==> tundra: inputs <==
==> flow/design.v <==
module alu(
	output reg[16 - 1:0] 		data_out,
	output reg 						  		valid_out,
	output reg							  		cmd_out,
	input [16 - 1:0] 			data_in,
	input 							  			valid_in,
	input 							  			cmd_in,
	output reg 									 	amm_read,
	output reg[8 - 1:0] 		amm_address,
	input [8 - 1:0] 			amm_readdata,
	input 									 			amm_waitrequest,
	input[1:0] 							 			amm_response,
	input clk,
	input rst_n
	);
	localparam ST_READ_HEAD = 3'h0, ST_READ_PAYLOAD = 3'h1, ST_DECODE = 3'h2, ST_OP_CODE = 3'h3,
	           ST_ERROR = 3'h4, ST_SEND = 3'h5, ST_SEND2 = 3'h6;
	reg[7:0] date[63:0];
	reg      is_addr[63:0];
	reg[5:0] numar_val;
	reg[5:0] i;
	reg[3:0] operatie;
	reg[2:0] state;
	reg[11:0] rez;
	reg       err;
	wire[5:0] last = numar_val - 6'd1;
	wire[7:0] cur  = date[i];
	reg[11:0] rez_next;
	reg       op_err;
	always @(*) begin
		rez_next = rez;
		op_err   = 1'b0;
		case(operatie)
			4'd0: rez_next = rez + {4'h0, cur};
			4'd1: rez_next = (i == 6'd0) ? {4'h0, cur} : (rez & {4'h0, cur});
			4'd2: rez_next = rez | {4'h0, cur};
			4'd3: rez_next = rez ^ {4'h0, cur};
			4'd4: if(numar_val == 6'd1) rez_next = {4'h0, ~cur}; else op_err = 1'b1;
			4'd5: if(numar_val == 6'd1) rez_next = {4'h0, cur} + 12'd1; else op_err = 1'b1;
			4'd6: if(numar_val == 6'd1) rez_next = {4'h0, cur} - 12'd1; else op_err = 1'b1;
			4'd7: if(numar_val == 6'd1) rez_next = {4'h0, 8'd0 - cur}; else op_err = 1'b1;
			4'd8: if(numar_val == 6'd2) rez_next = {4'h0, date[0] >> date[1]}; else op_err = 1'b1;
			4'd9: if(numar_val == 6'd2) rez_next = {4'h0, date[0] << date[1]}; else op_err = 1'b1;
			default: op_err = 1'b1;
		endcase
	end
	always @(posedge clk) begin
		if(!rst_n) begin
			state     <= ST_READ_HEAD;
			valid_out <= 1'b0;
			cmd_out   <= 1'b0;
			data_out  <= 0;
			amm_read  <= 1'b0;
			amm_address <= 0;
			i         <= 0;
			numar_val <= 0;
			operatie  <= 0;
			rez       <= 0;
			err       <= 1'b0;
		end
		else begin
			case(state)
				ST_READ_HEAD: begin
					valid_out <= 1'b0;
					cmd_out   <= 1'b0;
					i         <= 0;
					err       <= 1'b0;
					if(valid_in && cmd_in) begin
						numar_val <= data_in[5:0];
						operatie  <= data_in[11:8];
						if(data_in[5:0] == 6'd0)
							state <= ST_ERROR;
						else
							state <= ST_READ_PAYLOAD;
					end
				end
				ST_READ_PAYLOAD: begin
					if(valid_in) begin
						date[i]    <= data_in[7:0];
						is_addr[i] <= data_in[8];
						i <= i + 6'd1;
						if(i == last) begin
							i     <= 0;
							state <= ST_DECODE;
						end
					end
				end
				ST_DECODE: begin  
					if(is_addr[i]) begin
						if(!amm_read) begin
							amm_read    <= 1'b1;
							amm_address <= cur;
						end
						else if(!amm_waitrequest) begin
							amm_read <= 1'b0;
							if(amm_response != 2'b00)
								state <= ST_ERROR;
							else begin
								date[i]    <= amm_readdata;
								is_addr[i] <= 1'b0;
								i <= i + 6'd1;
								if(i == last) begin
									i     <= 0;
									rez   <= 0;
									state <= ST_OP_CODE;
								end
							end
						end
					end
					else begin
						i <= i + 6'd1;
						if(i == last) begin
							i     <= 0;
							rez   <= 0;
							state <= ST_OP_CODE;
						end
					end
				end
				ST_OP_CODE: begin  
					rez <= rez_next;
					i   <= i + 6'd1;
					if(op_err)
						state <= ST_ERROR;
					else if(i == last)
						state <= ST_SEND;
				end
				ST_ERROR: begin
					rez   <= 12'hbad;
					err   <= 1'b1;
					state <= ST_SEND;
				end
				ST_SEND: begin
					data_out  <= {11'h0, err, operatie};
					valid_out <= 1'b1;
					cmd_out   <= 1'b1;
					state     <= ST_SEND2;
				end
				ST_SEND2: begin
					data_out <= {4'h0, rez};
					cmd_out  <= 1'b0;
					state    <= ST_READ_HEAD;
				end
				default: state <= ST_READ_HEAD;
			endcase
		end
	end
endmodule
==> flow/run.sh <==
#!/bin/bash
# the make line also repeats each setting of config.mk as NAME=value (left out here)
make -C /OpenROAD-flow-scripts/flow DESIGN_CONFIG=/design/flow/config.mk WORK_HOME=/design/flow/orfs CLKGATE_MAP_FILE= finish
==> flow/config.mk <==
export PLATFORM = sky130hd
export DESIGN_NAME = alu
export DESIGN_NICKNAME = alu
export VERILOG_FILES = /design/flow/design.v
export SDC_FILE = /design/flow/constraint.sdc
export NUM_CORES = 4
export LEC_CHECK = 0
export CAP_MARGIN = 20
export CORE_MARGIN = 2
export CORE_UTILIZATION = 66
export CTS_CLUSTER_DIAMETER = 306
export GPL_TIMING_DRIVEN = 1
export MAX_ROUTING_LAYER = met4
export SETUP_SLACK_MARGIN = 0.62
export SLEW_MARGIN = 25
==> flow/constraint.sdc <==
create_clock -name core_clock -period 3.09 [get_ports {clk}]
set_input_delay 0.6180 -clock core_clock [delete_from_list [all_inputs] [get_ports {clk}]]
set_output_delay 0.6180 -clock core_clock [all_outputs]
set_load 0.01 [all_outputs]
==> sierra: changes against tundra <==
Settings changed: CORE_UTILIZATION 66 to 70, CTS_CLUSTER_DIAMETER 306 to 360, CTS_CLUSTER_SIZE set to 42, GPL_TIMING_DRIVEN 1 to not set, MAX_ROUTING_LAYER met4 to not set, PLACE_DENSITY_LB_ADDON set to 0.0, SETUP_SLACK_MARGIN 0.62 to 0.57, SLEW_MARGIN 25 to 20.
==> flow/constraint.sdc (replaced) <==
create_clock -name core_clock -period 2.01 [get_ports {clk}]
set_input_delay 0.4020 -clock core_clock [delete_from_list [all_inputs] [get_ports {clk}]]
set_output_delay 0.4020 -clock core_clock [all_outputs]
set_load 0.01 [all_outputs]
==> ember: changes against tundra <==
Settings changed: CORE_UTILIZATION 66 to 67, CTS_CLUSTER_DIAMETER 306 to not set, CTS_CLUSTER_SIZE set to 95, GPL_TIMING_DRIVEN 1 to not set, MAX_ROUTING_LAYER met4 to not set, SETUP_SLACK_MARGIN 0.62 to not set, SLEW_MARGIN 25 to 20.
==> flow/constraint.sdc (replaced) <==
create_clock -name core_clock -period 6.21 [get_ports {clk}]
set_input_delay 1.2420 -clock core_clock [delete_from_list [all_inputs] [get_ports {clk}]]
set_output_delay 1.2420 -clock core_clock [all_outputs]
set_load 0.01 [all_outputs]
==> notes <==
tundra finished but failed the layout checks on setup timing. ember produced a clean layout. sierra ended with an error in 5_1_grt. Flip-flop count is the same in ember and tundra. Clock skew: ember is lower than tundra (0.021 ns). Utilization: ember is lower than tundra (6.1 points). In ember the clock power is smaller than in tundra, by about 50%. Final cell count: tundra is larger than ember (about 10%). Against tundra, the die size of sierra is smaller by about 5.6%. In tundra the sequential share of layout area is lower than in ember, by 5.6 points. Area after synthesis is the same in sierra and ember.
No activity file was given, so power comes from the tool's default toggle rates.
